**flow/constraint.sdc**
```tcl
create_clock -name core_clock -period 19.2 [get_ports {clk}]
set_input_delay 3.8400 -clock core_clock [delete_from_list [all_inputs] [get_ports {clk}]]
set_output_delay 3.8400 -clock core_clock [all_outputs]
set_load 0.01 [all_outputs]
```
**flow/design.v**
```verilog
module subtractor_16bits(
    input [15:0] a,
    input [15:0] b,
    input bin,
    output [15:0] diff,
    output bout
);
    assign {bout, diff} = a - b - bin;
endmodule
module adder_16bits(
    input [15:0] a,
    input [15:0] b,
    input cin,
    output [15:0] sum,
    output cout
);
    assign {cout, sum} = a + b + cin;
endmodule
module multiplier_16bits(
    input [15:0] a,
    input [15:0] b,
    output [31:0] product
);
    assign product = a * b;
endmodule
module divider_16bits(
    input [15:0] dividend,
    input [15:0] divisor,
    output [15:0] quotient,
    output [15:0] remainder
);
    assign quotient = dividend / divisor;
    assign remainder = dividend % divisor;
endmodule
module dff_16bit (
    input      [15:0] d,
    input             clk,
    input             rstn,
    input             en,
    output reg [15:0] q
);
    always @(posedge clk) begin
        if (!rstn)
            q <= 16'b0;
        else if (en)
            q <= d;
    end
endmodule
module unified_computing_system (
    input      [15:0] d_a,           
    input      [15:0] d_b,           
    input      [1:0]  op_code,       
    input             clk,
    input             rstn,
    input             en_a,           
    input             en_b,           
    input             en_result,      
    input             cin,            
    input             bin,            
    output reg [31:0] result,         
    output reg [15:0] remainder,      
    output reg        cout,           
    output reg        bout,           
    output reg        overflow_flag,  
    output reg        error_flag      
);
    wire [15:0] q_a;            
    wire [15:0] q_b;            
    wire [15:0] sum_result;
    wire        sum_cout;
    wire [15:0] diff_result;
    wire        diff_bout;
    wire [31:0] product_result;
    wire [15:0] quotient_result;
    wire [15:0] remainder_result;
    reg [31:0] temp_result;
    reg [15:0] temp_remainder;
    reg        temp_cout;
    reg        temp_bout;
    reg        temp_overflow;
    reg        temp_error;
    dff_16bit register_a_inst (
        .d   (d_a),
        .clk (clk),
        .rstn(rstn),
        .en  (en_a),
        .q   (q_a)
    );
    dff_16bit register_b_inst (
        .d   (d_b),
        .clk (clk),
        .rstn(rstn),
        .en  (en_b),
        .q   (q_b)
    );
    adder_16bits adder_inst (
        .a   (q_a),
        .b   (q_b),
        .cin (cin),
        .sum (sum_result),
        .cout(sum_cout)
    );
    subtractor_16bits subtractor_inst (
        .a    (q_a),
        .b    (q_b),
        .bin  (bin),
        .diff (diff_result),
        .bout (diff_bout)
    );
    multiplier_16bits multiplier_inst (
        .a      (q_a),
        .b      (q_b),
        .product(product_result)
    );
    divider_16bits divider_inst (
        .dividend (q_a),
        .divisor  (q_b),
        .quotient (quotient_result),
        .remainder(remainder_result)
    );
    always @(*) begin
        temp_result = 32'b0;
        temp_remainder = 16'b0;
        temp_cout = 1'b0;
        temp_bout = 1'b0;
        temp_overflow = 1'b0;
        temp_error = 1'b0;
        case(op_code)
            2'b00: begin  
                temp_result = {16'b0, sum_result};
                temp_cout = sum_cout;
                if ((q_a[15] == q_b[15]) && (sum_result[15] != q_a[15])) begin
                    temp_overflow = 1'b1;
                end
            end
            2'b01: begin  
                temp_result = {16'b0, diff_result};
                temp_bout = diff_bout;
                if ((q_a[15] != q_b[15]) && (diff_result[15] != q_a[15])) begin
                    temp_overflow = 1'b1;
                end
            end
            2'b10: begin  
                temp_result = product_result;
                if (product_result[31:16] != 16'b0 && 
                    product_result[31:16] != 16'hFFFF) begin
                    temp_overflow = 1'b1;
                end
            end
            2'b11: begin  
                if (q_b == 16'b0) begin  
                    temp_result = 32'b0;
                    temp_error = 1'b1;
                end else begin
                    temp_result = {16'b0, quotient_result};  
                    temp_remainder = remainder_result;
                end
            end
            default: begin
            end
        endcase
    end
    always @(posedge clk) begin
        if (!rstn) begin
            result <= 32'b0;
            remainder <= 16'b0;
            cout <= 1'b0;
            bout <= 1'b0;
            overflow_flag <= 1'b0;
            error_flag <= 1'b0;
        end
        else if (en_result) begin
            result <= temp_result;
            remainder <= temp_remainder;
            cout <= temp_cout;
            bout <= temp_bout;
            overflow_flag <= temp_overflow;
            error_flag <= temp_error;
        end
    end
endmodule
```
**flow/run.sh**
```bash
#!/bin/bash
# the make line also repeats each setting of config.mk as NAME=value (left out here)
make -C /OpenROAD-flow-scripts/flow DESIGN_CONFIG=/design/flow/config.mk WORK_HOME=/design/flow/orfs CLKGATE_MAP_FILE= finish
```
**flow/config.mk**
```make
export PLATFORM = sky130hd
export DESIGN_NAME = unified_computing_system
export DESIGN_NICKNAME = unified_computing_system
export VERILOG_FILES = /design/flow/design.v
export SDC_FILE = /design/flow/constraint.sdc
export NUM_CORES = 4
export LEC_CHECK = 0
export ABC_AREA = 0
export CAP_MARGIN = 0
export CORE_ASPECT_RATIO = 1.18
export CORE_MARGIN = 2
export CORE_UTILIZATION = 55
export CTS_CLUSTER_DIAMETER = 161
export PLACE_DENSITY = 0.6
export SETUP_SLACK_MARGIN = 4.24
export SLEW_MARGIN = 20
export TNS_END_PERCENT = 30
```
==> notes.org, run 1 <==
* Implementation run

** Setup path
- Endpoint of the worst register-to-register path :: remainder[4]
- Capturing instance or port of the critical path :: remainder[4]
- The worst setup path is launched from a register.
- The required time at the worst endpoint is listed as 19.47 ns.
- Bufs and invs on worst path :: 12
- The critical path in this run is classified as register to register.
- For this design, the slowest cell found on the critical path is or3_4.
- Maximum net fanout on the critical path :: 7
- The number of cells on the worst reg-to-reg path is 125.
- Type of element capturing the critical path :: register
- Delay of the slowest critical-path stage :: 0.43 ns
- Flop2flop setup slack :: -5.92 ns
- The critical path starts at register_b_inst.q[13].
- CP most frequent cell :: o21a_1
- Number of logic stages on the critical path including buffering :: 125
- Looking at the reg2reg group, the worst path starts from register_b_inst.q[13].
- Worst path arrival time :: 25.39 ns
- Among cell families on the critical path, the largest total delay comes from AND-OR/OR-AND gates.

** Logic synthesis
- Area fraction in mux cells :: 3.32%
- Syn Area/Cell :: 7.90 sq um
- Synth top cells by count :: 321 x inv_1, 290 x ha_1, 288 x nand2_1, 226 x nor2_1, 199 x fa_1
- The number of different library cells used by synthesis comes to 83.
- For this run the top cell type by instance count after synthesis was inv_1.
- For reference, XOR and XNOR gates occupy 5.09% of the area reported after synthesis.
- Of the total synthesized cell area, the portion taken by AND, OR, NAND and NOR gates is 18.5%.
- The warning tally printed by Yosys for this design is 2.
- Once synthesis finished, the tally of register bits stood at 84.
- For reference, compound AND-OR and OR-AND cells occupy 19.4% of the area reported after synthesis.
- Number of synthesized flops with an enable pin :: 0
- Cell accounting for the most synthesized area :: fa_1
- Summing every instance area after synthesis gives 20300 sq um.
- Top-area cell share :: 19.6%
- When the netlist entered floorplanning its net count stood at 3099.
- Per the post-synthesis report, the number of cells in the design is 2569.
- The synthesized netlist devotes 37.5% of its cell area to adder and majority cells.
- Top flip-flop cell by instance count after synthesis :: dfxtp_1
- YS chip area :: 20300 sq um
- Async set-reset flop share out of synthesis :: 0%
- Share of synthesized area occupied by flip-flops and latches :: 8.28%
- Top area cells in the synthesized netlist :: fa_1 20%, ha_1 18%, dfxtp_1 8.3%
- Among the non-sequential cells, adder cells take the most area.
- In the Yosys report the total cell count is 2569.

** Floorplanning
- For reference, the placement row count at floorplan is 76.
- From bottom edge to top edge, the die measures 213 um.
- Floorplan Core Area :: 36400 sq um
- Once the floorplan was initialized, standard cells occupied 55.7% of the core.
- I/O pin count :: 93
- The floorplan step set the die width to 181 um.
- The floorplan step defined a die boundary enclosing 38500 sq um.

** Clocking
- Clock slew seen by the registers of the worst setup and hold paths :: 0.08 ns
- Maximum number of buffers from clock root to sink :: 2
- TritonCTS clock tree :: done
- Late-Pin Clk Latency :: 0.39 ns
- The clock H-tree reported by CTS has 3 levels.
- # hold bufs at CTS :: 0
- CTS Root Cell :: clkbuf_16
- TritonCTS created 9 clock buffers.
- Count of clock tree sinks :: 84

** Global route
- Via count of the first global-routing pass :: 22500
- Overall routing resource usage recorded by global route was 39.2%.
- In the global route stage, met1 resource usage came out at 44.1%.
- Initial antenna violation count :: 0
- Routing resource usage on met3 recorded by global route was 6.77%.
- The first global-routing pass estimated 118000 um of wire.
- Grt ovf :: 0
- Entering global routing, the biggest net connects 69 pins.
- Met2 global-route usage :: 68.6%
- met2 is the most crowded layer.

** Final timing
- For this run, the top clock speed supported by timing is 39.8 MHz.
- At the pin with the least slew margin, the transition time is 1.02 ns.
- Number of setup violations in the final report :: 20
- The smallest clock period supported by the final layout is computed as 25.12 ns.
- In the final report, the number of pins over their slew limit comes to 0.
- In the post-route analysis, the smallest setup slack over all paths is -5.92 ns.
- Crit share post-route :: 131%
- Headroom to the max-slew limit came out at 31.9%.
- Final hold violation count :: 0
- Setup repair after global routing could not meet its margin everywhere.
- Final Skew :: 0.0110 ns

** Drt
- The detailed router placed 21600 vias in this run.
- Starting DRT DRC Count :: 1344
- Final WL :: 75800 um
- Routed WL per cell :: 20.7 um
- # diodes :: 0
- For this run, design rule violations remaining after detail routing come to 0.
- The iteration count recorded for the first detailed-route pass is 6.
- The count of nets left with antenna violations once routing finished came out at 0.
- Dividing the detail-routed via count by the number of cells gives 5.90.

** Placed design
- Setup slack on the worst path after placement came out at -6.31 ns.
- Post-DP HPWL :: 58000 um
- Per the placement log, port buffering inserted 92 buffers.
- The placement summary gives the final routability congestion estimate as 0.994.

** Job
- Per the run summary, max-cap violations total 0.
- Summing over the stages, the warning tally comes to 51.

** Worst hold path
- STA reports the tightest min-delay check as being of type register to register.
- The path with the worst hold slack has its endpoint at remainder[15].
- Hold Path Stages :: 2
- For the worst min-delay path, the startpoint reported by OpenROAD is remainder[15].

** Layout
- Compared with the post-synthesis result, the final layout area differs by 36.5%.
- Net count of the finished layout :: 3718

** Status
- The run finished, with violations left.
- In this run the layout check failures are negative setup slack.
[repair_timing]
| action | CTS | global route |
|---|---|---|
| pin swaps | 75 | 72 |
| setup endpoints to repair | 22 | 23 |
| cloned | 2 | 0 |
| buffers inserted | 67 | 36 |
| endpoints found under the hold margin | 0 | 0 |
| resized | 105 | 96 |
[stage by stage]
stage	cell area, sq um	setup TNS [ns]	cells	utilization, %	hold WS, ns
finish	27700	-105.60	3661	76.1	0.459
global route	27700	-126.73	3661	76.1	0.482
CTS	27000	-96.70	3625	74.0	0.465
detailed placement	25600	-112.63	3540	70.4	0.457
global placement	25600	-99.38	3540	70.4	0.445
floorplan	20800	-105.45	2569	-	0.484
[cell type report]
type | count | area (sq um)
clock buffer | 9 | 225
clock inverter | 7 | 93.8
fill | 2728 | 8700
inverter | 327 | 1240
multi-input combinational | 2062 | 18300
sequential | 84 | 1680
tap | 468 | 586
timing repair buffer | 704 | 5640
[layer usage]
layer	vias to the layer above	share of wire, %
li1	10000	-
met1	10400	37
met2	880	48
met3	312	6.9
met4	0	7.7
met5	-	0
==> inputs of run 2 (changes only) <==
Settings changed: ABC_AREA 0 to 1, CAP_MARGIN 0 to 20, CORE_ASPECT_RATIO 1.18 to not set, CORE_UTILIZATION 55 to 67, CTS_CLUSTER_DIAMETER 161 to not set, CTS_CLUSTER_SIZE set to 97, PLACE_DENSITY 0.6 to 0.39, SETUP_SLACK_MARGIN 4.24 to not set, TNS_END_PERCENT 30 to 15.
Clock period 19.2 ns to 24.4 ns, I/O delays scaled along.
==> notes.org, run 2 <==
* Implementation run

** Drt
- # diodes :: 0
- Post-detailed-route count of antenna-violating nets :: 0
- Number of search-and-repair iterations in the first detailed-routing pass :: 8
- Routed via count divided by cell count :: 6.43
- The script logs the mean routed wire length per placed instance as 22.8 um.
- Count of vias placed by the detailed router :: 24000
- For this block, the initial DRC count from the detailed router was 2955.
- The final layout contains routed wiring with a total length of 85300 um.
- DRC violation count after routing :: 0

** Setup path
- Looking at the setup timing report, the critical path kind is register to register.
- Flop2flop setup slack :: -1.46 ns
- Per STA, the highest per-stage delay on the worst path measures 0.39 ns.
- Bufs and invs on worst path :: 29
- Critical Path Source :: register_b_inst.q[14]
- The launch point of the worst register-to-register path is recorded as register_b_inst.q[14].
- The timing report lists the critical path depth as 217 cells.
- CP most frequent cell :: nand2_2
- Critical path startpoint category :: register
- STA puts the critical path data required time at 24.71 ns.
- The arrival time of data at the worst endpoint is listed as 26.17 ns.
- Looking at the critical path, the highest net fanout was 7.
- Per STA, the worst path accumulates the most delay in the family simple AND/OR/NAND/NOR gates.
- Per STA, the endpoint of the critical path is remainder[14].
- Logic depth of the worst register-to-register path :: 217
- Endpoint of the worst register-to-register path :: remainder[14]
- Slowest CP cell :: a32oi_1
- STA classifies the critical path endpoint as a register.

** Floorplanning
- The floorplan step set the die height to 183 um.
- The die covers 33300 sq um.
- The core region is 31500 sq um.
- Fraction of the core area occupied by cells at floorplan :: 67.9%
- For reference, the placement row count at floorplan is 65.
- During I/O placement, the number of pins put on the boundary was 93.
- Width of the die :: 183 um

** Placed design
- Post-DP HPWL :: 53300 um
- Per the gpl log, the routability congestion estimate is 1.02.
- Setup slack at placement :: -1.13 ns
- Number of buffers inserted by port buffering :: 92

** Final timing
- Setup slack on the critical path of the routed design comes to -1.46 ns.
- Setup repair after global routing could not meet its margin everywhere.
- The flow reports an fmax of 38.7 MHz.
- The worst pin sits at a relative slew slack of 19.6%.
- Min Tclk post-route :: 25.86 ns
- The transition time recorded at the tightest slew-check pin is 1.21 ns.
- The most critical hold endpoint after final layout shows a slack of 0.464 ns.
- Max Transition Viols Final :: 0
- Final Skew :: 0.0168 ns
- Crit share post-route :: 106%
- The last timing report of the flow puts the setup violation total at 17.
- The final timing report lists a hold violation count of 0.

** Logic synthesis
- Per the post-synthesis report, the number of cells in the design is 3094.
- Synthesis produced a netlist with a net count of 3624.
- Share of synthesized area occupied by flip-flops and latches :: 7.87%
- The cell-mix breakdown from Yosys lists the simple-gate area share as 26.3%.
- Counting the warning lines in the Yosys log gives 2.
- Total standard cell area after synthesis :: 21400 sq um
- In this run, synthesis inferred 0 flip-flops with an integrated enable.
- Number of library cell types mapped by synthesis :: 68
- Xor/xnor share :: 3.44%
- After synthesis, the mean cell area works out to 6.90 sq um.
- The synthesized netlist devotes 12.6% of its cell area to compound gates.
- Async set-reset flop share out of synthesis :: 0%
- YS chip area :: 21400 sq um
- For reference, the mux area share after synthesis is 0%.
- Cell accounting for the most synthesized area :: fa_1
- In the post-synthesis netlist, the biggest area contributors are fa_1 19%, ha_1 17%, nand2_1 13%.
- For reference, full adder, half adder and majority cells occupy 35.6% of the area reported after synthesis.
- Yosys shows that the main logic family after synthesis is adder cells.
- After synthesis, the design contains 3094 cells according to Yosys.
- Top flip-flop cell by instance count after synthesis :: dfxtp_1
- Synth top cells by count :: 761 x nand2_1, 601 x inv_1, 290 x ha_1, 216 x a21oi_1, 199 x fa_1
- Per the synthesis report, the single largest cell type by area occupies 18.7% of cell area.
- Count of state elements after synthesis :: 84
- nand2_1 is the most common cell in the netlist.

** Layout
- MI comb area :: 18700 sq um
- Layout overhead on the synthesized area :: 24.5%
- For this run, the post-layout net count is 3858.
- The final layout report lists a filler cell count of 1867.
- Across the whole layout, storage elements account for 1680 sq um.

** Global route
- Global routing used 41.9% of the available tracks.
- The first global-routing pass estimated 110000 um of wire.
- The via count of the first global-routing pass came to 22000.
- Entering global routing, the biggest net connects 54 pins.
- Initial antenna violation count :: 4
- Grt ovf :: 0

** Clocking
- Late-Pin Clk Latency :: 0.37 ns
- Clock slew seen by the registers of the worst setup and hold paths :: 0.07 ns
- H-tree levels :: 3
- No sink is reached through more buffers than the 2 on the longest clock path.
- TritonCTS built the clock tree.
- Count of clock tree sinks :: 84
- Per the TritonCTS log, the buffer count is 9.
- Clock tree synthesis selected as its root buffer the cell clkbuf_16.

** Status
- Failing layout criteria :: negative setup slack
- The flow ran to the end, but the layout failed its checks.

** Worst hold path
- In this run the worst hold path is classified as register to register.
- End point of the most critical hold path :: result[15]
- Min-Delay Startpoint :: result[15]
- Hold Path Stages :: 2

** Job
- The run reported a max-capacitance violation count of 0.
- Warnings raised by the tools during the run amount to 49.
[run 2: stage by stage]
| step | instance area (sq um) | setup TNS [ns] | instances | utilization (%) |
|---|---|---|---|---|
| 2_1_floorplan | 21400 | 0 | 3094 | - |
| 3_3_place_gp | 23000 | 0 | 3580 | 73.0 |
| 3_5_place_dp | 23000 | -14.63 | 3580 | 73.0 |
| 4_1_cts | 23900 | 0 | 3628 | 75.9 |
| 6_report | 26600 | -20.19 | 3734 | 84.5 |
| 5_1_grt | 26600 | -40.83 | 3734 | 84.5 |
[run 2: routing by layer]
metal / GRT usage [%] / share of wire, % / vias up / wire, um
met5: 0 / 0.054 / - / 46
met4: 29.4 / 11 / 6 / 9330
met3: 7.64 / 12 / 845 / 10500
met2: 71.8 / 44 / 1964 / 37500
met1: 47.2 / 33 / 11000 / 27800
li1: - / - / 10100 / -
[run 2: cell type report]
class,instances,area share [%]
multi-input cells,2254,70.2
repair buffers,337,10.9
inverters,638,9.24
flip-flops and latches,84,6.33
well taps,402,1.89
clock buffers,10,0.861
clock inverters,5,0.414
repair inverters,4,0.118
[run 2: repair_timing]
| action | 4_1_cts | 5_1_grt |
|---|---|---|
| hold buffers | 0 | 0 |
| resized | 64 | 401 |
| setup buffers | 31 | 107 |
| gates cloned | 2 | 4 |
| pin swaps | 23 | 200 |
| endpoints found under the setup margin | 17 | 18 |
==> inputs of run 3 (changes only) <==
Settings changed: CAP_MARGIN 20 to 10, CELL_PAD_IN_SITES_GLOBAL_PLACEMENT set to 0, CORE_UTILIZATION 67 to 72, CTS_CLUSTER_DIAMETER set to 202, CTS_CLUSTER_SIZE 97 to 72, GPL_ROUTABILITY_DRIVEN set to 0, PLACE_DENSITY 0.39 to not set, PLACE_DENSITY_LB_ADDON set to 0.04, TNS_END_PERCENT 15 to 5.
Clock period 24.4 ns to 25.1 ns, I/O delays scaled along.
==> notes.org, run 3 <==
* Implementation run

** Logic synthesis
- The net count after synthesis is 3624.
- Simple-Gate Area Share :: 26.3%
- Dominant non-sequential cell family after synthesis :: adder cells
- Yosys stat counts 3094 cells in the synthesized netlist.
- Xor/xnor share :: 3.44%
- In the post-synthesis netlist, the cell with the most instances is nand2_1.
- For this run, the register share of the synthesized area comes to 7.87%.
- Post-synthesis, Yosys gives the total cell area as 21400 sq um.
- Post-synthesis adder-cell area fraction :: 35.6%
- Number of synthesized flops with an enable pin :: 0
- Syn Area/Cell :: 6.90 sq um
- Top-area cell share :: 18.7%
- The Yosys step of the flow raised 2 warnings.
- The main area contributors are fa_1 19%, ha_1 17%, nand2_1 13%.
- The cell area that synthesis handed to floorplanning was 21400 sq um.
- Counting instances in the post-synthesis netlist gives the leading cell types as 761 x nand2_1, 601 x inv_1, 290 x ha_1, 216 x a21oi_1, 199 x fa_1.
- Async set-reset flop share out of synthesis :: 0%
- Fraction of the mapped netlist area in compound gates :: 12.6%
- Number of library cell types mapped by synthesis :: 68
- Synthesis produced a netlist whose cell count is 3094.
- Sorting the Yosys area breakdown by cell type puts at the top fa_1.
- Area fraction in mux cells :: 0%
- Top flip-flop cell by instance count after synthesis :: dfxtp_1
- Count of state elements after synthesis :: 84

** Floorplanning
- Area enclosed by the die boundary :: 31100 sq um
- Once the floorplan was initialized, standard cells occupied 72.6% of the core.
- Floorplan Core Area :: 29400 sq um
- The die is 176 um wide.
- Height of the die :: 176 um
- I/O pin count :: 93
- Number of core rows :: 63

** Layout
- Filler Cells Inserted :: 1616
- Net count of the finished layout :: 3801
- Area of all sequential standard cells :: 1680 sq um
- For the completed layout, the total cell area is recorded as 25400 sq um.
- In this run the layout overhead on the synthesized area is reported as 19.1%.
- Layout Cells excl Fill :: 3666
- Per the layout area report, the combinational gate area comes to 18000 sq um.

** Final timing
- Final Skew :: 0.0166 ns
- Max Transition Viols Final :: 0
- Rel. slew slack :: 8.77%
- Min Tclk post-route :: 27.04 ns
- Setup repair after global routing could not meet its margin everywhere.
- Number of setup violations in the final report :: 18
- Hold_ws :: 0.464 ns
- Per the timing report, the achievable frequency comes out to 37.0 MHz.
- Once routing completed, OpenROAD measured the worst setup slack at -1.94 ns.
- Dividing the final minimum period by the clock period gives 108%.
- Final hold violation count :: 0
- The transition time recorded at the tightest slew-check pin is 1.35 ns.

** Global route
- Grt ovf :: 0
- Total global-route track usage over all layers is 43.3%.
- The initial antenna violation count is 3.
- The via count of the first global-routing pass is 21800.
- Entering global routing, the biggest net connects 48 pins.
- The first global-routing pass estimated 106000 um of wire.

** Clocking
- Per the post-CTS timing run, clock transition at the registers of the reported paths is 0.08 ns.
- Maximum number of buffers from clock root to sink :: 2
- Number of buffers inserted during clock tree synthesis :: 9
- The clock net in this run drives a total of 84 sinks.
- TritonCTS clock tree :: done
- The root buffer cell chosen for the clock tree is clkbuf_16.
- CTS built an H-tree with a depth of 3.
- The clock reaches the later pin of the worst-skew pair after 0.38 ns.

** Setup path
- At the worst endpoint, the required time is 25.40 ns.
- Number of logic stages on the critical path including buffering :: 228
- CP most frequent cell :: nand2_2
- OpenSTA lists the critical path startpoint as register_b_inst.q[11].
- Data arrives at the worst endpoint at 27.34 ns.
- FF-to-FF Start :: register_b_inst.q[11]
- Flop2flop setup slack :: -1.94 ns
- Worst Path Class, Setup :: register to register
- In this run the worst path has a maximum fanout of 8.
- Cell family with the largest share of critical-path delay :: simple AND/OR/NAND/NOR gates
- Capturing instance or port of the critical path :: remainder[15]
- Critical path startpoint category :: register
- Slowest CP cell :: ha_4
- The timing report gives the biggest stage delay along the critical path as 0.40 ns.
- The timing report notes that buffer and inverter cells on the critical path total 28.
- STA classifies the critical path endpoint as a register.
- Endpoint of the worst register-to-register path :: remainder[15]
- Logic depth of the worst register-to-register path :: 228

** Status
- The checks that failed: negative setup slack.
- Outcome :: failed layout checks

** Drt
- According to the report, the first pass of detailed routing completed in 10 iterations.
- Post-detailed-route count of antenna-violating nets :: 0
- DRC violation count after routing :: 0
- Starting DRT DRC Count :: 3191
- Routed via count divided by cell count :: 6.50
- Count of vias placed by the detailed router :: 23800
- Routed WL per cell :: 22.5 um
- The wire length recorded after detailed routing is 82500 um.

** Placed design
- In the placement report, post-DP HPWL is listed as 51600 um.
- Per the post-place timing report, worst setup slack is -1.10 ns.
- Placed cell areas :: 22800 sq um
- The buffer_ports step reported a buffer count of 92.
- Number of placed instances with taps included :: 3544

** Worst hold path
- Hold Path Stages :: 2
- The launch point of the worst min-delay path is recorded as result[20].
- Min-Delay Path Class :: register to register
- In the hold report, the worst path ends at result[20].

** Job
- Number of warning messages in the logs :: 47
- The run reported a max-capacitance violation count of 0.
## run 3: timing repair
item / 4_1_cts / 5_1_grt
hold buffers: 0 / 0
pin swaps: 14 / 122
gates cloned: 2 / 3
gates resized: 45 / 271
buffers inserted: 22 / 81
endpoints found under the setup margin: 17 / 18
## run 3: per-layer routing
| metal | vias up | GRT usage, % | routed length, um | part of all wire [%] |
|---|---|---|---|---|
| met5 | - | 0 | 50 | 0.061 |
| met4 | 2 | 34.2 | 10400 | 13 |
| met3 | 978 | 8.27 | 10700 | 13 |
| met2 | 2119 | 73.7 | 35200 | 43 |
| met1 | 10700 | 47.5 | 26000 | 32 |
| li1 | 10000 | - | - | - |
## run 3: cell type report
| type | instances | area share (%) |
|---|---|---|
| Antenna cell | 1 | 0.00983 |
| Clock buffer | 9 | 0.885 |
| Clock inverter | 6 | 0.354 |
| Inverter | 638 | 9.65 |
| Multi-Input combinational cell | 2257 | 70.8 |
| Sequential cell | 84 | 6.61 |
| Tap cell | 390 | 1.92 |
| Timing Repair Buffer | 279 | 9.67 |
| Timing Repair inverter | 2 | 0.0590 |
## run 3: stage by stage
| step | utilization [%] | TNS [ns] |
|---|---|---|
| final | 86.6 | -27.85 |
| after global routing | 86.5 | -44.87 |
| after CTS | 80.0 | 0 |
| after detailed placement | 77.5 | -13.98 |
| after global placement | 77.5 | 0 |
| after floorplan | - | 0 |
==> inputs of run 4 (changes only) <==
Settings changed: ABC_AREA 1 to not set, CAP_MARGIN 10 to 40, CELL_PAD_IN_SITES_DETAIL_PLACEMENT set to 2, CELL_PAD_IN_SITES_GLOBAL_PLACEMENT 0 to not set, CORE_MARGIN 2 to 5, CTS_CLUSTER_DIAMETER 202 to not set, CTS_CLUSTER_SIZE 72 to not set, GPL_ROUTABILITY_DRIVEN 0 to not set, MAX_ROUTING_LAYER set to met5, PLACE_DENSITY_LB_ADDON 0.04 to not set, SETUP_SLACK_MARGIN set to -1.52, TNS_END_PERCENT 5 to 95.
Clock period 25.1 ns to 31.0 ns, I/O delays scaled along.
==> notes.org, run 4 <==
#+TITLE: Physical design notes

** Logic synthesis
- Gate Count Post-Synth :: 2569
- The cell-mix breakdown from Yosys lists the compound-gate area share as 19.4%.
- After synthesis, flip-flops and latches occupy 8.28% of the total area.
- Number of library cell types mapped by synthesis :: 83
- Syn Area/Cell :: 7.90 sq um
- By instance count, the leading cell after synthesis is inv_1.
- Of all cell types, the one taking the most synthesized area is fa_1.
- The synthesized design contains 0 enable-type register cells.
- Total standard cell area after synthesis :: 20300 sq um
- By count the netlist is led by 321 x inv_1, 290 x ha_1, 288 x nand2_1, 226 x nor2_1, 199 x fa_1.
- Number of cell instances after yosys synthesis :: 2569
- Of the post-synthesis cell area, the dominant cell type holds 19.6%.
- Looking at the cell usage after synthesis, the top flip-flop cell is dfxtp_1.
- For this run, the chip area from Yosys synthesis comes to 20300 sq um.
- For reference, XOR and XNOR gates occupy 5.09% of the area reported after synthesis.
- Dominant non-sequential cell family after synthesis :: adder cells
- Count of yosys warnings during synthesis :: 2
- Sorting the synthesized cells by area gives the leading types as fa_1 20%, ha_1 18%, dfxtp_1 8.3%.
- Summing the areas of all fa, ha and maj instances in the mapped netlist gives 37.5% of the synthesized area.
- The synthesized netlist devotes 18.5% of its cell area to simple gates.
- Async set-reset flop share out of synthesis :: 0%
- Syn_nets :: 3099
- Synthesis inferred 84 register bits.
- After synthesis, the share of cell area in mux cells is 3.32%.

** Status
- The tool reported: "[ERROR DPL-0033] detailed placement checks failed during check placement".
- The flow did not finish.
- Progress stopped at detailed placement.

** Floorplanning
- Floorplan Core Area :: 27800 sq um
- Area enclosed by the die boundary :: 31700 sq um
- The initial utilization of the core area, before any placement, comes to 73.1%.
- The floorplan step set the die height to 178 um.
- I/O pin count :: 93
- According to the floorplan log, the row count is 61.
- The horizontal die dimension reported for this design is 178 um.

** Placed design
- Routability-driven placement finished with a final weighted congestion of 1.06.
- Number of buffers inserted by port buffering :: 92
==> run 4: metrics by stage <==
| stage | hold slack, ns | cell area, sq um | cells | worst slack (ns) |
|---|---|---|---|---|
| 2_1_floorplan | 0.484 | 20300 | 2569 | 2.82 |
| 3_3_place_gp | 0.436 | 21700 | 2995 | 0.775 |
==> inputs of run 5 (changes only) <==
Settings changed: ABC_AREA set to 1, CAP_MARGIN 40 to 20, CORE_MARGIN 5 to 2, CORE_UTILIZATION 72 to 40, PLACE_DENSITY_LB_ADDON set to 0.06, SETUP_SLACK_MARGIN -1.52 to not set, TNS_END_PERCENT 95 to not set.
Clock period 31.0 ns to 26.0 ns, I/O delays scaled along.
==> notes.org, run 5 <==
#+TITLE: Physical design notes

** Logic synthesis
- In this run, synthesis inferred 0 flip-flops with an integrated enable.
- Count of yosys warnings during synthesis :: 2
- Per the synthesis report, the XOR/XNOR share of the synthesized area is 3.44%.
- Post-synthesis cell type with the largest instance count :: nand2_1
- Summing the areas of all compound-gate instances in the mapped netlist gives 12.6% of the synthesized area.
- YS chip area :: 21400 sq um
- Synthesis produced 3094 cells.
- fa_1 takes more of the synthesized area than any other cell.
- Syn Area/Cell :: 6.90 sq um
- Number of library cell types mapped by synthesis :: 68
- In the synthesized netlist the dominant register cell turns out to be dfxtp_1.
- Number of cell instances after yosys synthesis :: 3094
- Dominant non-sequential cell family after synthesis :: adder cells
- Total standard cell area after synthesis :: 21400 sq um
- Synth top cells by count :: 761 x nand2_1, 601 x inv_1, 290 x ha_1, 216 x a21oi_1, 199 x fa_1
- Per the synth stats, the proportion of register bits with asynchronous set or reset is 0%.
- At floorplan, the net count of the design was reported as 3624.
- The share of the Yosys chip area taken by registers is 7.87%.
- Area fraction in mux cells :: 0%
- Simple-Gate Area Share :: 26.3%
- Summed over its instances, the top area cell type makes up 18.7% of the synthesized netlist area.
- Top area cells in the synthesized netlist :: fa_1 19%, ha_1 17%, nand2_1 13%
- The post-synth register bit count is 84.
- After Yosys synthesis, full adders, half adders and majority gates account for 35.6% of the synthesized area.

** Placed design
- At the end of routability-driven placement, the weighted congestion stood at 0.914.
- Number of buffers inserted by port buffering :: 92
- Post-DP HPWL :: 79000 um
- Once placement finished, the instance area stood at 23300 sq um.

** Floorplanning
- The floorplan has 84 rows.
- Pin placement for this block handled 93 I/O pins.
- Floorplan Core Area :: 52700 sq um
- Area enclosed by the die boundary :: 55300 sq um
- Height of the die :: 235 um
- The initial utilization of the core area, before any placement, comes to 40.6%.
- The die is 235 um wide.

** Status
- It got as far as global routing and failed there.
- Error message :: [ERROR DPL-0033] detailed placement checks failed during check placement.
- The run stopped with a tool error.

** Clocking
- The tree is rooted in a clkbuf_16.
- Maximum number of buffers from clock root to sink :: 2
- Number of buffers inserted during clock tree synthesis :: 9
- The clock tree synthesis step divided the H-tree into 3 levels.
- The CTS log lists the clock sinks for this run as 84.
## run 5: through the flow
stage / setup WS (ns) / cells / TNS [ns] / util, %
after floorplan: 2.06 / 3094 / 0 / -
after global placement: 0.192 / 3853 / 0 / 44.2
after detailed placement: -2.64 / 3853 / -39.89 / 44.2
after CTS: 0.00125 / 3920 / 0 / 47.0
## run 5: repair_timing
item	CTS
hold buffers	0
gates cloned	4
resized	162
endpoints found under the hold margin	0
pin swaps	57
setup endpoints to repair	18
buffers inserted	47
==> inputs of run 6 (changes only) <==
Settings changed: ABC_AREA 1 to not set, CELL_PAD_IN_SITES_DETAIL_PLACEMENT 2 to not set, CORE_UTILIZATION 40 to 18, MAX_ROUTING_LAYER met5 to not set, PLACE_DENSITY_LB_ADDON 0.06 to not set.
Clock period 26.0 ns to 30.0 ns, I/O delays scaled along.
==> notes.org, run 6 <==
* Implementation run

** Status
- The flow ran to the end and the layout has no timing, DRC or antenna violations.

** Clocking
- Counting along the longest clock path gives a buffer depth of 2.
- H-tree levels :: 3
- Number of buffers inserted during clock tree synthesis :: 9
- CTS Root Cell :: clkbuf_16
- # hold bufs at CTS :: 0
- Late-Pin Clk Latency :: 0.41 ns
- Count of clock tree sinks :: 84
- TritonCTS clock tree :: done
- Clock slew seen by the registers of the worst setup and hold paths :: 0.08 ns

** Global route
- Initial antenna violation count :: 10
- Via count of the first global-routing pass :: 18400
- The global route stage reports its total congestion overflow as 0.
- Maximum number of pins on one net before global-route repair :: 58
- The first global-routing pass estimated 114000 um of wire.
- GRT Resource Usage Total :: 12.8%

** Layout
- Post-Layout Inst Area :: 23900 sq um
- Layout Cells excl Fill :: 4174
- Layout overhead on the synthesized area :: 17.6%
- According to the finish report, the design has a final net count of 3197.

** Floorplanning
- For this configuration, the core starts out at a cell density of 18.1%.
- Width of the die :: 340 um
- Number of core rows :: 123
- I/O pin count :: 93
- The total area inside the core boundary comes to 112000 sq um.
- Area enclosed by the die boundary :: 115000 sq um
- According to the floorplan report, the die height is 340 um.

** Drt
- Per the detail_route report, vias per standard cell equal 4.57.
- Post-detailed-route count of antenna-violating nets :: 0
- Routed WL per cell :: 18.0 um
- Number of search-and-repair iterations in the first detailed-routing pass :: 5
- Detailed-route iteration 0 reported a violation count of 1482.
- DRC violation count after routing :: 0
- Per the detailed-route log, wirelength across all metal layers totals 75200 um.
- Count of vias placed by the detailed router :: 19100

** Setup path
- The worst register-to-register path has a depth of 125.
- Flop2flop setup slack :: 1.56 ns
- CP Data Required Time :: 30.26 ns
- Maximum net fanout on the critical path :: 14
- At the worst endpoint, the arrival time is 28.70 ns.
- Capturing instance or port of the critical path :: remainder[15]
- On the critical path, the stage with the largest delay is an instance of or4_1.
- Cell family with the largest share of critical-path delay :: AND-OR/OR-AND gates
- Type of element capturing the critical path :: register
- The worst setup path is of the register to register kind.
- Critical path startpoint category :: register
- Together, buffers and inverters on the worst path number 10.
- Per the OpenROAD timing report, the critical path contains 125 cells.
- For this run, the slowest stage of the critical path takes 0.58 ns.
- Looking at the reg2reg group, the worst path starts from register_b_inst.q[13].
- For the worst reg-to-reg path, the endpoint reported by OpenROAD is remainder[15].
- According to the timing report, the critical path is launched from register_b_inst.q[13].
- CP most frequent cell :: ha_1

** Placed design
- Input and output buffers added on the ports amount to 92.
- Per the placement report, the placed cell count is 4139.
- Detailed placement finished with a half-perimeter wire length of 59900 um.
- RePlAce Congestion :: 0.940
- Placed cell areas :: 23300 sq um

** Worst hold path
- End point of the most critical hold path :: remainder[1]
- Min-Delay Path Class :: register to register
- The worst hold path was traced through 2 stages.
- The launch point of the worst min-delay path is recorded as remainder[1].

** Final timing
- Summed over all failing endpoints, the final setup total negative slack is 0 ns.
- Rel. slew slack :: 27.5%
- Maximum clock rate :: 35.2 MHz
- Max Transition Viols Final :: 0
- In the final run the clock tree shows a worst skew of 0.0278 ns.
- Crit share post-route :: 94.8%
- Final hold violation count :: 0
- For the pin with the worst max-slew slack, the measured transition is 1.08 ns.
- The worst path needs 28.44 ns of the cycle, external delays included.
- Number of setup violations in the final report :: 0

** Logic synthesis
- YS chip area :: 20300 sq um
- Post-synthesis adder-cell area fraction :: 37.5%
- Syn Area/Cell :: 7.90 sq um
- Among all cell types in the netlist, the one instantiated most often is inv_1.
- Top-area cell share :: 19.6%
- Count of yosys warnings during synthesis :: 2
- Number of synthesized flops with an enable pin :: 0
- Yosys reports the multiplexer fraction of the synthesized area as 3.32%.
- Count of state elements after synthesis :: 84
- Of all flip-flops after synthesis, the portion carrying an async set or reset was 0%.
- Of the total synthesized cell area, the portion taken by XOR and XNOR cells is 5.09%.
- Top area cells in the synthesized netlist :: fa_1 20%, ha_1 18%, dfxtp_1 8.3%
- Before any placement, the netlist area is recorded as 20300 sq um.
- Yosys stat counts 2569 cells in the synthesized netlist.
- Among the non-sequential cells, adder cells take the most area.
- Simple-Gate Area Share :: 18.5%
- The gate-level netlist out of Yosys references 83 unique cell types.
- Gate Count Post-Synth :: 2569
- Cell accounting for the most synthesized area :: fa_1
- The number of nets in the synthesized netlist is 3099.
- Yosys reports that the most numerous cell types are 321 x inv_1, 290 x ha_1, 288 x nand2_1, 226 x nor2_1, 199 x fa_1.
- Top flip-flop cell by instance count after synthesis :: dfxtp_1
- In the Yosys report, the sequential cells make up 8.28% of the chip area.
- The synthesized netlist devotes 19.4% of its cell area to compound gates.

** Job
- In this run the maximum-capacitance check reported violations numbering 0.
- Number of warning messages in the logs :: 46
## run 6: timing repair
item,4_1_cts,5_1_grt
hold endpoints to repair,0,0
buffers inserted,0,16
pin swaps,0,10
gates resized,2,43
gates cloned,0,1
setup endpoints to repair,14,17
## run 6: per-stage QoR
step           setup WS, ns  utilization [%]  hold slack [ns]
2_1_floorplan          1.82                -            0.484
5_1_grt             -0.0850             21.3            0.494
3_5_place_dp        -0.0674             20.8            0.455
3_3_place_gp          0.647             20.8            0.447
6_report               1.56             21.3            0.459
4_1_cts               0.154             21.0            0.471
## run 6: cell type report
class	count	area (sq um)
Timing Repair Buffer	184	1600
Sequential cell	84	1680
Tap cell	1500	1880
Fill cell	12400	88300
Clock buffer	9	225
Antenna cell	2	5.00
Clock inverter	7	75.1
Multi-Input combinational cell	2061	17200
Inverter	327	1230
## run 6: per-layer routing
metal	part of all wire [%]	wire, um	vias up	track usage (%)
met5	0.059	44	-	0
met1	48	36100	9227	19.0
met2	40	29900	801	18.1
li1	-	-	8957	-
met3	10	7830	97	3.80
met4	1.8	1380	8	2.32
==> inputs of run 7 (changes only) <==
Settings changed: ABC_AREA set to 1, CAP_MARGIN 20 to 0, CORE_UTILIZATION 18 to 72, CTS_CLUSTER_DIAMETER set to 375, CTS_CLUSTER_SIZE set to 10, HOLD_SLACK_MARGIN set to 0.28, PLACE_DENSITY set to 0.38, SETUP_SLACK_MARGIN set to 3.17, TNS_END_PERCENT set to 10.
Clock period 30.0 ns to 10.7 ns, I/O delays scaled along.
==> notes.org, run 7 <==
#+TITLE: Physical design notes

** Clocking
- The tree is rooted in a clkbuf_16.
- The clock tree synthesis step divided the H-tree into 3 levels.
- The report puts the hold buffer count at CTS at 0.
- Number of buffers inserted during clock tree synthesis :: 9
- Maximum number of buffers from clock root to sink :: 2
- Count of clock tree sinks :: 84

** Logic synthesis
- Summing the areas of all compound-gate instances in the mapped netlist gives 12.6% of the synthesized area.
- Each instance of the synthesized netlist takes up on average 6.90 sq um.
- Share of synthesized area occupied by flip-flops and latches :: 7.87%
- Number of library cell types mapped by synthesis :: 68
- For reference, full adder, half adder and majority cells occupy 35.6% of the area reported after synthesis.
- Syn_nets :: 3624
- Synth top cells by count :: 761 x nand2_1, 601 x inv_1, 290 x ha_1, 216 x a21oi_1, 199 x fa_1
- Xor/xnor share :: 3.44%
- Post-synthesis, Yosys gives the total cell area as 21400 sq um.
- The main area contributors are fa_1 19%, ha_1 17%, nand2_1 13%.
- Measured against the total synthesized area, the mux share comes to 0%.
- Gate Count Post-Synth :: 3094
- Count of yosys warnings during synthesis :: 2
- Top flip-flop cell by instance count after synthesis :: dfxtp_1
- Number of synthesized flops with an enable pin :: 0
- Synthesis inferred 84 register bits.
- The synthesis run identifies the leading combinational cell family as adder cells.
- Per the synthesis report, the dominant area consumer among library cells is fa_1.
- Async set-reset flop share out of synthesis :: 0%
- Top-area cell share :: 18.7%
- nand2_1 is the most common cell in the netlist.
- In the Yosys report the total cell count is 3094.
- Summing the areas of all and, or, nand and nor instances in the mapped netlist gives 26.3% of the synthesized area.
- In this run the cell area of the synthesized design comes to 21400 sq um.

** Global route
- Grt ovf :: 29
- Across every metal layer, demand over resource in global routing totals 75.3%.

** Floorplanning
- From bottom edge to top edge, the die measures 176 um.
- In this run the count of I/O pins placed on the die edge is 93.
- The overall die size recorded for this design is 31100 sq um.
- Per the OpenROAD floorplan log, the area of the core is 29400 sq um.
- Fraction of the core area occupied by cells at floorplan :: 72.6%
- The floorplan step set the die width to 176 um.
- The floorplan has 63 rows.

** Placed design
- Placed cell areas :: 26700 sq um
- Summed over all nets, the half-perimeter wirelength after detailed placement is 64100 um.
- The detailed placer reported the number of placed instances as 4007.
- Per the placement log, port buffering inserted 92 buffers.
- Per the gpl log, the routability congestion estimate is 1.01.

** Status
- Error message :: [ERROR GRT-0116] Global routing finished with congestion. Check the congestion regions in the DRC Viewer.
- Outcome :: aborted with a tool error
- Last step reached :: global routing
==> run 7: layer usage <==
metal	GRT usage [%]	GRT overflow
met5	26.0	1
met4	75.8	9
met3	59.3	1
met2	93.8	17
met1	74.1	1
==> run 7: timing repair <==
| item | 4_1_cts |
|---|---|
| resized | 81 |
| buffers inserted | 38 |
| setup endpoints to repair | 26 |
| hold endpoints to repair | 0 |
| pin swaps | 78 |
| gates cloned | 3 |
==> run 7: per-stage QoR <==
step | TNS [ns] | worst slack [ns] | hold WS, ns
floorplan | -234.58 | -11.90 | 0.490
global placement | -238.25 | -11.97 | 0.453
detailed placement | -276.21 | -13.71 | 0.456
CTS | -263.51 | -13.01 | 0.466
==> inputs of run 8 (changes only) <==
Settings changed: ABC_AREA 1 to not set, CAP_MARGIN 0 to 20, CORE_UTILIZATION 72 to 63, CTS_CLUSTER_DIAMETER 375 to not set, CTS_CLUSTER_SIZE 10 to 97, HOLD_SLACK_MARGIN 0.28 to not set, PLACE_DENSITY 0.38 to not set, SETUP_SLACK_MARGIN 3.17 to not set, TNS_END_PERCENT 10 to not set.
Clock period 10.7 ns to 33.5 ns, I/O delays scaled along.
==> notes.org, run 8 <==
* Implementation run

** Job
- The stage logs contain a warning count of 48.
- # Max-Cap Violations :: 0

** Drt
- Routed via count divided by cell count :: 6.38
- The detailed router placed 19300 vias in this run.
- The first detailed-routing pass ran for 6 iterations.
- Final WL :: 66100 um
- Nets still carrying antenna violations after routing amount to 0.
- After the first detailed-routing iteration, the DRC count stood at 1793.
- DRC violation count after routing :: 0
- Routed WL per cell :: 21.8 um

** Setup path
- CP most frequent cell :: o21a_1
- FF-to-FF Start :: register_b_inst.q[13]
- Delay of the slowest critical-path stage :: 0.60 ns
- Maximum net fanout on the critical path :: 19
- The required time at the worst endpoint is listed as 33.78 ns.
- The critical path contains buffers and inverters numbering 9 combined.
- Slowest CP cell :: or3_1
- The worst setup path is launched from a register.
- Logic depth of the worst register-to-register path :: 130
- Critical Path Source :: register_b_inst.q[13]
- By startpoint and endpoint, the worst setup path is classified as register to register.
- All stages included, the depth of the critical timing path comes to 130.
- Capturing instance or port of the critical path :: remainder[6]
- Cell family with the largest share of critical-path delay :: AND-OR/OR-AND gates
- Worst path arrival time :: 31.56 ns
- STA classifies the critical path endpoint as a register.
- In this run the register-to-register setup slack is 2.22 ns.
- The endpoint identified for the worst register-to-register timing path is remainder[6].

** Worst hold path
- Hold Path Stages :: 2
- The startpoint identified for the worst hold timing path is remainder[15].
- Min-Delay Path Class :: register to register
- End point of the most critical hold path :: remainder[15]

** Global route
- The initial antenna violation count is 1.
- GRT Resource Usage Total :: 40.1%
- Maximum number of pins on one net before global-route repair :: 69
- The via count of the first global-routing pass is 19000.
- First-pass GRT wire length :: 104000 um
- Global routing finished with a remaining overflow of 0.

** Logic synthesis
- Simple-Gate Area Share :: 18.5%
- Gate Count Post-Synth :: 2569
- Per Yosys stat, the portion of area used by sequential elements is 8.28%.
- The cell-mix breakdown from Yosys lists the XOR/XNOR area share as 5.09%.
- Count of state elements after synthesis :: 84
- Number of cell instances after yosys synthesis :: 2569
- Number of library cell types mapped by synthesis :: 83
- For this run, the number of Yosys warnings is 2.
- YS chip area :: 20300 sq um
- The synthesized netlist occupies a cell area of 20300 sq um.
- Post-synthesis cell type with the largest instance count :: inv_1
- Cell accounting for the most synthesized area :: fa_1
- The share of synthesized area in the top cell type comes to 19.6%.
- Yosys reported that registers with async set or reset make up 0%.
- For reference, compound AND-OR and OR-AND cells occupy 19.4% of the area reported after synthesis.
- Dominant non-sequential cell family after synthesis :: adder cells
- By area the synthesized netlist is led by fa_1 20%, ha_1 18%, dfxtp_1 8.3%.
- Syn_nets :: 3099
- By count the netlist is led by 321 x inv_1, 290 x ha_1, 288 x nand2_1, 226 x nor2_1, 199 x fa_1.
- Post-synthesis adder-cell area fraction :: 37.5%
- Number of synthesized flops with an enable pin :: 0
- Area fraction in mux cells :: 3.32%
- Top flip-flop cell by instance count after synthesis :: dfxtp_1
- Syn Area/Cell :: 7.90 sq um

** Floorplanning
- Floorplan Core Area :: 31600 sq um
- Measured along the x axis, the die boundary spans 183 um.
- Before placement the cells fill 64.2% of the core.
- Pin placement for this block handled 93 I/O pins.
- According to the floorplan log, the row count is 65.
- Area enclosed by the die boundary :: 33700 sq um
- Height of the die :: 183 um

** Placed design
- Once detailed placement completed, the half-perimeter wirelength came to 51900 um.
- The placement summary gives the final routability congestion estimate as 1.03.
- Number of buffers inserted by port buffering :: 92

** Clocking
- # hold bufs at CTS :: 0
- CTS Root Cell :: clkbuf_16
- The H-tree was split into 3 levels.
- Count of clock tree sinks :: 84
- TritonCTS created 9 clock buffers.
- Late-Pin Clk Latency :: 0.41 ns
- Maximum number of buffers from clock root to sink :: 2
- TritonCTS clock tree :: done
- Clock slew seen by the registers of the worst setup and hold paths :: 0.07 ns

** Status
- The run finished with no timing, DRC or antenna violations.

** Final timing
- Min Tclk post-route :: 31.28 ns
- Maximum clock rate :: 32.0 MHz
- Between clock sinks in the finished design, the worst skew comes to 0.0304 ns.
- RSZ-0062 raised after global routing :: no
- Max Transition Viols Final :: 0
- On the final layout, the worst hold slack is 0.458 ns.
- Rel. slew slack :: 29.7%
- Final hold violation count :: 0
- Number of setup violations in the final report :: 0
- Summed over all failing endpoints, the final setup total negative slack is 0 ns.
- The final critical path takes up 93.4% of the cycle.
- For the pin with the worst max-slew slack, the measured transition is 1.05 ns.

** Layout
- Net count of the finished layout :: 3153
- Layout overhead on the synthesized area :: 9.02%
- Final core area utilization :: 69.9%
run 8: through the flow:
step	instance area, sq um	worst slack (ns)	instances
after floorplan	20300	5.32	2569
after global placement	21700	2.53	3012
after detailed placement	21700	1.04	3012
after CTS	22000	0.841	3028
after global routing	22100	0.0989	3030
final	22100	2.22	3031
run 8: what timing repair did:
item | CTS | global route
setup buffers | 0 | 2
endpoints found under the setup margin | 0 | 17
gates resized | 0 | 17
run 8: final cells by class:
| cell class | count | area [sq um] |
|---|---|---|
| Fill cell | 2647 | 9510 |
| Clock buffer | 10 | 239 |
| Multi-Input combinational cell | 2060 | 17100 |
| Tap cell | 402 | 503 |
| Inverter | 327 | 1230 |
| Antenna cell | 1 | 2.50 |
| Timing Repair Buffer | 141 | 1280 |
| Sequential cell | 84 | 1680 |
| Clock inverter | 6 | 96.3 |
run 8: per-layer routing:
layer	up-vias	routed length, um	track usage (%)
li1	8887	-	-
met1	9244	26300	52.7
met2	982	28800	62.4
met3	231	7090	8.72
met4	0	3910	20.3
met5	-	0	0
==> inputs of run 9 (changes only) <==
Settings changed: CAP_MARGIN 20 to 40, CELL_PAD_IN_SITES_DETAIL_PLACEMENT set to 1, CELL_PAD_IN_SITES_GLOBAL_PLACEMENT set to 2, CORE_UTILIZATION 63 to 25, CTS_CLUSTER_SIZE 97 to not set, GPL_ROUTABILITY_DRIVEN set to 0, HOLD_SLACK_MARGIN set to 0.27, MAX_ROUTING_LAYER set to met4, MIN_ROUTING_LAYER set to met2, PLACE_DENSITY set to 0.81, SLEW_MARGIN 20 to 40.
Clock period 33.5 ns to 20.9 ns, I/O delays scaled along.
==> notes.org, run 9 <==
* Implementation run

** Status
- Outcome :: failed layout checks
- The layout checks failed on negative setup slack.

** Setup path
- Worst path arrival time :: 26.45 ns
- Bufs and invs on worst path :: 16
- Logic depth of the worst register-to-register path :: 126
- Maximum net fanout on the critical path :: 6
- Type of element capturing the critical path :: register
- For the worst reg-to-reg path, the endpoint reported by OpenROAD is remainder[4].
- Flop2flop setup slack :: -5.24 ns
- At the worst endpoint, the required time is 21.21 ns.
- Number of logic stages on the critical path including buffering :: 126
- CP most frequent cell :: o21a_1
- Worst Path Class, Setup :: register to register
- For reference, the critical path is captured by remainder[4].
- The launch point of the worst register-to-register path is recorded as register_b_inst.q[14].
- Critical Path Source :: register_b_inst.q[14]
- Delay of the slowest critical-path stage :: 0.44 ns
- Slowest CP cell :: or3_4
- Cell family with the largest share of critical-path delay :: AND-OR/OR-AND gates
- STA classifies the critical path startpoint as a register.

** Drt
- Per the detailed-route log, wirelength across all metal layers totals 99700 um.
- DRC violation count after routing :: 0
- The first detailed-routing pass took 12 iterations.
- Starting DRT DRC Count :: 6039
- Post-detailed-route count of antenna-violating nets :: 0
- The routed design shows a wire length per standard cell of 23.2 um.
- Routed via count divided by cell count :: 7.14
- For this block, the via count after detailed routing is 30600.

** Clocking
- Late-Pin Clk Latency :: 0.43 ns
- The number of clock buffers added by TritonCTS is 9.
- H-tree levels :: 3
- TritonCTS built the clock tree.
- The timing report gives the clock slew at the launch and capture registers of the worst setup and hold paths as 0.10 ns.
- TritonCTS reports the number of clock sinks as 84.
- In this run the clock root is driven by a clkbuf_16.
- Maximum number of buffers from clock root to sink :: 2

** Worst hold path
- Min-Delay Startpoint :: result[2]
- Hold Path Stages :: 2
- The most critical min-delay path falls under register to register.
- End point of the most critical hold path :: result[2]

** Logic synthesis
- Number of synthesized flops with an enable pin :: 0
- Measured against the total synthesized area, the mux share comes to 3.32%.
- Total standard cell area after synthesis :: 20300 sq um
- The top cell type by area accounts for 19.6% of the synthesized area.
- Yosys reports a chip area of 20300 sq um.
- Top flip-flop cell by instance count after synthesis :: dfxtp_1
- The synthesis report gives the async set-or-reset register share as 0%.
- Gate Count Post-Synth :: 2569
- Share of synthesized area occupied by flip-flops and latches :: 8.28%
- Cell accounting for the most synthesized area :: fa_1
- Number of library cell types mapped by synthesis :: 83
- Post-synthesis adder-cell area fraction :: 37.5%
- For reference, simple AND, OR, NAND and NOR cells occupy 18.5% of the area reported after synthesis.
- For reference, the top cells by area after synthesis are fa_1 20%, ha_1 18%, dfxtp_1 8.3%.
- Post-synthesis cell type with the largest instance count :: inv_1
- Yosys stat counts 2569 cells in the synthesized netlist.
- Summing the areas of all compound-gate instances in the mapped netlist gives 19.4% of the synthesized area.
- The synthesis stat section lists a flop and latch total of 84.
- Count of yosys warnings during synthesis :: 2
- Xor/xnor share :: 5.09%
- Dominant non-sequential cell family after synthesis :: adder cells
- The net count after synthesis is 3099.
- Counting instances in the post-synthesis netlist gives the leading cell types as 321 x inv_1, 290 x ha_1, 288 x nand2_1, 226 x nor2_1, 199 x fa_1.
- Syn Area/Cell :: 7.90 sq um

** Final timing
- RSZ-0062 raised after global routing :: yes
- Number of setup violations in the final report :: 19
- Max Transition Viols Final :: 0
- Final hold violation count :: 0
- The final timing summary puts the cycle share of the worst path at 125%.
- Min Tclk post-route :: 26.14 ns
- In the post-route analysis, the smallest setup slack over all paths is -5.24 ns.
- Hold is met by 0.474 ns.
- At the pin with the least slew margin, the transition time is 0.878 ns.
- For the final database, setup skew stands at 0.0300 ns.
- Summed over all failing endpoints, the final setup total negative slack is -92.27 ns.
- In this build the clock could be raised as far as 38.3 MHz.
- Per the slew report, the remaining headroom to the max-slew limit stands at 40.7%.

** Job
- The run reported a max-capacitance violation count of 0.
- Number of warning messages in the logs :: 49

** Floorplanning
- I/O pin count :: 93
- Fraction of the core area occupied by cells at floorplan :: 25.2%
- Row generation in the floorplan step produced 104 rows.
- The horizontal die dimension reported for this design is 289 um.
- The floorplan step defined a core boundary enclosing 80400 sq um.
- Height of the die :: 289 um
- Area enclosed by the die boundary :: 83500 sq um

** Global route
- On met2, the global router reports a usage of 39.9%.
- Initial antenna violation count :: 1
- Entering global routing, the biggest net connects 69 pins.
- Summed over all routing layers, the global router reports a total usage of 36.5%.
- Recorded from the global router log, the overflow total was 0.
- The first global-routing pass estimated 144000 um of wire.
- Most used routing layer :: met3
- met1 track demand over resource after global routing is 0%.
- The via count of the first global-routing pass is 34800.
- Met3 capacity usage during global routing :: 45.0%

** Layout
- Once layout is done, the placed cells without fillers occupy 29000 sq um.
- Net count of the finished layout :: 3749
- Per the run report, area growth between synthesis and finish was 43.1%.
- The final report lists a non-filler cell total of 4294.
- Cells fill 36.1% of the core in the end.

** Placed design
- Number of placed instances with taps included :: 4111
- After legalization and detailed placement, the total HPWL measured 67800 um.
- The placement report lists the number of port buffers as 92.
- STA on the placed design reports a worst setup slack of -4.88 ns.
- Summing all placed instances gives a cell area of 26200 sq um.
==> run 9: area by class of cell <==
class	instances	area [sq um]
Antenna cell	10	25.0
Inverter	327	1230
Multi-Input combinational cell	2060	18500
Timing Repair Buffer	737	5960
Tap cell	1060	1330
Fill cell	9651	51400
Clock buffer	11	243
Clock inverter	5	85.1
Sequential cell	84	1690
==> run 9: routing by layer <==
layer,share of wire (%),vias up
met1,0,10400
li1,-,10000
met4,16,0
met3,39,1457
met2,45,8785
met5,0,-
==> run 9: repair_timing <==
action	CTS	global route
hold buffers	0	0
gates cloned	1	2
resized	130	116
setup endpoints to repair	19	19
setup buffers	95	63
pin swaps	115	89
==> inputs of run 10 (changes only) <==
Settings changed: CAP_MARGIN 40 to 20, CELL_PAD_IN_SITES_DETAIL_PLACEMENT 1 to not set, CELL_PAD_IN_SITES_GLOBAL_PLACEMENT 2 to not set, CORE_UTILIZATION 25 to 72, GPL_ROUTABILITY_DRIVEN 0 to not set, HOLD_SLACK_MARGIN 0.27 to not set, MAX_ROUTING_LAYER met4 to not set, MIN_ROUTING_LAYER met2 to not set, PLACE_DENSITY 0.81 to not set, PLACE_DENSITY_LB_ADDON set to 0.01, SETUP_SLACK_MARGIN set to 5.0, SLEW_MARGIN 40 to 20, TNS_END_PERCENT set to 5.
Clock period 20.9 ns to 17.7 ns, I/O delays scaled along.
==> notes.org, run 10 <==
#+TITLE: Physical design notes

** Logic synthesis
- Area fraction in mux cells :: 3.32%
- When the netlist entered floorplanning its net count stood at 3099.
- For reference, simple AND, OR, NAND and NOR cells occupy 18.5% of the area reported after synthesis.
- The gate-level netlist out of Yosys references 83 unique cell types.
- For this run the top cell type by instance count after synthesis was inv_1.
- For this run, asynchronously set or reset flops after synthesis account for 0%.
- Of the total synthesized cell area, the portion taken by AND-OR and OR-AND cells is 19.4%.
- Count of yosys warnings during synthesis :: 2
- Share of synthesized area occupied by flip-flops and latches :: 8.28%
- Gate Count Post-Synth :: 2569
- Xor/xnor share :: 5.09%
- Ranked by total cell area, the synthesized netlist is headed by fa_1 20%, ha_1 18%, dfxtp_1 8.3%.
- YS chip area :: 20300 sq um
- Number of synthesized flops with an enable pin :: 0
- The area fraction of the largest cell type after synthesis is 19.6%.
- For reference, the top logic cell family by area is adder cells.
- Number of cell instances after yosys synthesis :: 2569
- Synth top cells by count :: 321 x inv_1, 290 x ha_1, 288 x nand2_1, 226 x nor2_1, 199 x fa_1
- Top flip-flop cell by instance count after synthesis :: dfxtp_1
- Post-synthesis adder-cell area fraction :: 37.5%
- A synthesized cell averages 7.90 sq um.
- Yosys reported a register bit count of 84.
- The cell area that synthesis handed to floorplanning was 20300 sq um.
- fa_1 takes more of the synthesized area than any other cell.

** Placed design
- Summing all placed instances gives a cell area of 25100 sq um.
- Once detailed placement completed, the half-perimeter wirelength came to 64300 um.
- RePlAce Congestion :: 1.07
- Number of buffers inserted by port buffering :: 92

** Clocking
- The CTS report gives the tree buffer count as 9.
- In this run the deepest clock path goes through 2 buffers.
- Count of clock tree sinks :: 84
- # hold bufs at CTS :: 0
- The tree is rooted in a clkbuf_16.
- In this run the number of H-tree levels came out at 3.

** Floorplanning
- Height of the die :: 172 um
- Width of the die :: 172 um
- The region available for standard cell placement spans 27800 sq um.
- Area enclosed by the die boundary :: 29600 sq um
- In this run the count of I/O pins placed on the die edge is 93.
- Number of core rows :: 61
- At the floorplan stage, the core utilization is reported as 73.1%.

** Global route
- Recorded from the global router log, the overflow total was 302.
- GRT Resource Usage Total :: 83.9%

** Status
- The tool reported: "[ERROR GRT-0116] Global routing finished with congestion. Check the congestion regions in the DRC Viewer".
- The run stopped with a tool error.
- Last step reached :: global routing
## run 10: layer usage
layer | track usage [%] | GRT overflow
met2 | 98.2 | 169
met4 | 86.6 | 107
met1 | 82.0 | 11
met5 | 46.4 | 2
met3 | 71.5 | 13
## run 10: stage by stage
step	setup slack, ns	std cells	TNS, ns
after floorplan	-7.45	2569	-135.80
after global placement	-6.59	3402	-118.46
after detailed placement	-8.11	3402	-148.81
after CTS	-7.38	3446	-134.66
## run 10: what timing repair did
action,4_1_cts
setup endpoints to repair,24
setup buffers,28
pin swaps,54
resized,79
